Setup of run A:
// alu
module alu(
	output reg[16 - 1:0] 		data_out,
	output reg 						  		valid_out,
	output reg							  		cmd_out,
	input [16 - 1:0] 			data_in,
	input 							  			valid_in,
	input 							  			cmd_in,
	output reg 									 	amm_read,
	output reg[8 - 1:0] 		amm_address,
	input [8 - 1:0] 			amm_readdata,
	input 									 			amm_waitrequest,
	input[1:0] 							 			amm_response,
	input clk,
	input rst_n
	);
make LEC_CHECK=0 CAP_MARGIN=15 CORE_MARGIN=2 CORE_UTILIZATION=70 CTS_CLUSTER_DIAMETER=28 SETUP_SLACK_MARGIN=0.9 SLEW_MARGIN=20 finish   # period 3.42 ns
run.sh (not shown) runs the stock make flow with config.mk's settings and CLKGATE_MAP_FILE=.
FAIL run A @ clock tree synthesis (4_1_cts): tool exited with error
--- input diff run A..run B ---
- ABC_AREA: unset -> 1
- CORE_UTILIZATION: 70 -> 69
- CTS_CLUSTER_DIAMETER: 28 -> unset
- SETUP_SLACK_MARGIN: 0.9 -> unset
- CAP_MARGIN: 15 -> 20
- the clock period (ns, I/O delays scaled along): 3.42 -> 2.74
==> results <==
- Of run A and run B, only run A never reached the final stage.
- Run B finished all stages; however, its layout fails the closing checks, the failures being negative setup slack.
- Run A did not run to completion, as it errored out during clock tree synthesis (4_1_cts).
- Compared with run A, in run B post-synthesis instance area +2.0%; share of synthesized cell area in and-or and or-and compound cells -0.94 points; placement-stage cell area +about 2%.
- Compared with run A, in run B synthesized cell count now larger, Yosys chip area saw an increase, placeable core region now larger.
## Diff of input files: run C against run B
- CORE_UTILIZATION: 69 -> 40
- ABC_AREA: 1 -> unset
- the clock period (ns, I/O delays scaled along): 2.74 -> 3.89
Notes after the runs:
- Looking at relative slew slack, run C sits 25 points lower than run B does.
- Going from run B to run C, count of cell types in the netlist now larger, total power of the final layout now smaller, maximum frequency now smaller, clock period minus final worst setup slack now larger.
- Run C ran in full, but the layout does not pass; the checks complain about negative setup slack.
Here is what was changed in the inputs of run D compared with run C.
- setting MAX_ROUTING_LAYER to met4 for the first time
- setting GPL_ROUTABILITY_DRIVEN to 0 for the first time
- changing the clock period (ns, I/O delays scaled along) from 3.89 to 5.0
--- outcome ---
Comparing run C and run D, the higher final cell utilization of the core is on run C. In run D the setup slack turned out 0.55 ns higher than in run C. [run D] wire length of the first global-routing pass fell 5.0 mm relative to run C. Comparing run C and run D, critical path depth is lower on run C. Higher number of buffers inserted to repair setup after CTS goes to run C over run D. The run with more routed wire is run C, not run D. Looking across run C and run D, the single run that reached the end with no open violations was run D. Global router's overall resource usage: run C and run D compared, lower one is run D. Compared with run C, run D shows static leakage lower by 7.7%. Run D reports a higher register-to-register slack than run C does. Run D has detailed-route wire length per cell above what run C had.

========
v30:
alu again, from the RTL that the note above started with.
export LEC_CHECK = 0
export CAP_MARGIN = 0
export CORE_MARGIN = 2
export CORE_UTILIZATION = 72
export CTS_CLUSTER_DIAMETER = 360
export CTS_CLUSTER_SIZE = 42
export SETUP_SLACK_MARGIN = -0.14
export SLEW_MARGIN = 20
create_clock -name core_clock -period 2.01 [get_ports {clk}]
FAIL v30 @ 5_1_grt: tool exited with error
Setup changes, v30 to v34
# v30
export LEC_CHECK = 0
export CAP_MARGIN = 0
export CORE_MARGIN = 2
export CORE_UTILIZATION = 72
export CTS_CLUSTER_DIAMETER = 360
export CTS_CLUSTER_SIZE = 42
export SETUP_SLACK_MARGIN = -0.14
export SLEW_MARGIN = 20
create_clock -name core_clock -period 2.01 [get_ports {clk}]
# v34
export LEC_CHECK = 0
export CAP_MARGIN = 20
export CORE_MARGIN = 2
export CORE_UTILIZATION = 38
export SLEW_MARGIN = 20
create_clock -name core_clock -period 6.21 [get_ports {clk}]
[summary]
v34: PASS, flow complete, no timing, DRC or antenna violations
v30: it failed during 5_1_grt, and the tool reported GRT-0232.
Sort v34 and v30 by deepest level of the CTS H-tree desc -> top: v34
Number of buffers created by CTS (v34 over v30): increase, 49
What v30 reported for routability congestion estimate has to be multiplied by 0.932 to get the figure for v34.
Post-CTS setup-driven buffer insertion count was lower in the run labelled v34.
Looking at area of the chip, v34 sits about 90% higher than v30 does.
Relative to v34, the following input files were edited for v21:
# v34
export LEC_CHECK = 0
export CAP_MARGIN = 20
export CORE_MARGIN = 2
export CORE_UTILIZATION = 38
export SLEW_MARGIN = 20
create_clock -name core_clock -period 6.21 [get_ports {clk}]
# v21
export LEC_CHECK = 0
export CAP_MARGIN = 20
export CORE_MARGIN = 2
export CORE_UTILIZATION = 72
export CTS_CLUSTER_SIZE = 37
export SLEW_MARGIN = 20
create_clock -name core_clock -period 4.01 [get_ports {clk}]
## What came out
- v21 had finished all stages when the layout checks came back failing, citing setup timing.
- Compare v34 and v21 | number of antenna violations at the first check in global routing higher: v21
- Compared with v34, v21 shows clock-buffer cell count that has gone down by more than 10%.
- v21 ends up with a share of total power in the clock network that is 1.5 points lower than in v34.
- Comparing met1 capacity usage during global routing for v34 and v21, the smaller number came from v34.
- Summary of v21 over v34: final area went up 0.97%, well-tap cell count went down 448.
Here is what was changed in the inputs of v4 compared with v21.
# v21
export LEC_CHECK = 0
export CAP_MARGIN = 20
export CORE_MARGIN = 2
export CORE_UTILIZATION = 72
export CTS_CLUSTER_SIZE = 37
export SLEW_MARGIN = 20
create_clock -name core_clock -period 4.01 [get_ports {clk}]
# v4
export LEC_CHECK = 0
export CAP_MARGIN = 20
export CORE_MARGIN = 2
export CORE_UTILIZATION = 67
export CTS_CLUSTER_SIZE = 95
export SLEW_MARGIN = 20
create_clock -name core_clock -period 6.21 [get_ports {clk}]
### Flow results
v4 completed; timing, DRC and antenna clean
Delta(number of setup buffers added after CTS, v4 - v21) < 0
The half-perimeter wire length of the detailed placement result number comes out higher for v21 vs v4.
Summary — hold slack, v4 relative to v21: higher, by 0.0054 ns.
Diff v4..v21 | sequential cell count | unchanged
NOTE clock network power v21->v4 decreased by more than a quarter
Per the comparison of v4 with v21, area overhead of the layout relative to synthesis went down by 3.9 points, required time of the critical path went up by 2.11 ns, first-pass GRT wire length fell about 14%.
v4 vs. v21: power consumption shrank by about 35%, final clock skew shrank by 0.033 ns.
--- input diff v4..v10 ---
# v4
export LEC_CHECK = 0
export CAP_MARGIN = 20
export CORE_MARGIN = 2
export CORE_UTILIZATION = 67
export CTS_CLUSTER_SIZE = 95
export SLEW_MARGIN = 20
create_clock -name core_clock -period 6.21 [get_ports {clk}]
# v10
export LEC_CHECK = 0
export CAP_MARGIN = 20
export CORE_MARGIN = 2
export CORE_UTILIZATION = 70
export CTS_CLUSTER_DIAMETER = 28
export CTS_CLUSTER_SIZE = 31
export SETUP_SLACK_MARGIN = 0.9
export SLEW_MARGIN = 20
create_clock -name core_clock -period 3.42 [get_ports {clk}]
Results
In the summary table, v10 is marked failed, with error GRT-0116 raised in 5_1_grt. The standard-cell row count of v10 falls short of that of v4 by about 2.7%. Total instance count after detailed placement (lower): v4. Final HPWL from detailed placement of v10 exceeds that of v4 by more than 10%. Delta (v10 minus v4): H-tree depth reported by CTS +1, area of the core region saw a decrease. In v10, the die size came out 0.0018 mm2 below the value in v4. v4 → v10: total of cells resized after clock tree synthesis rose 252, cell area after synthesis about even.
Power and IR drop assume default switching activity.
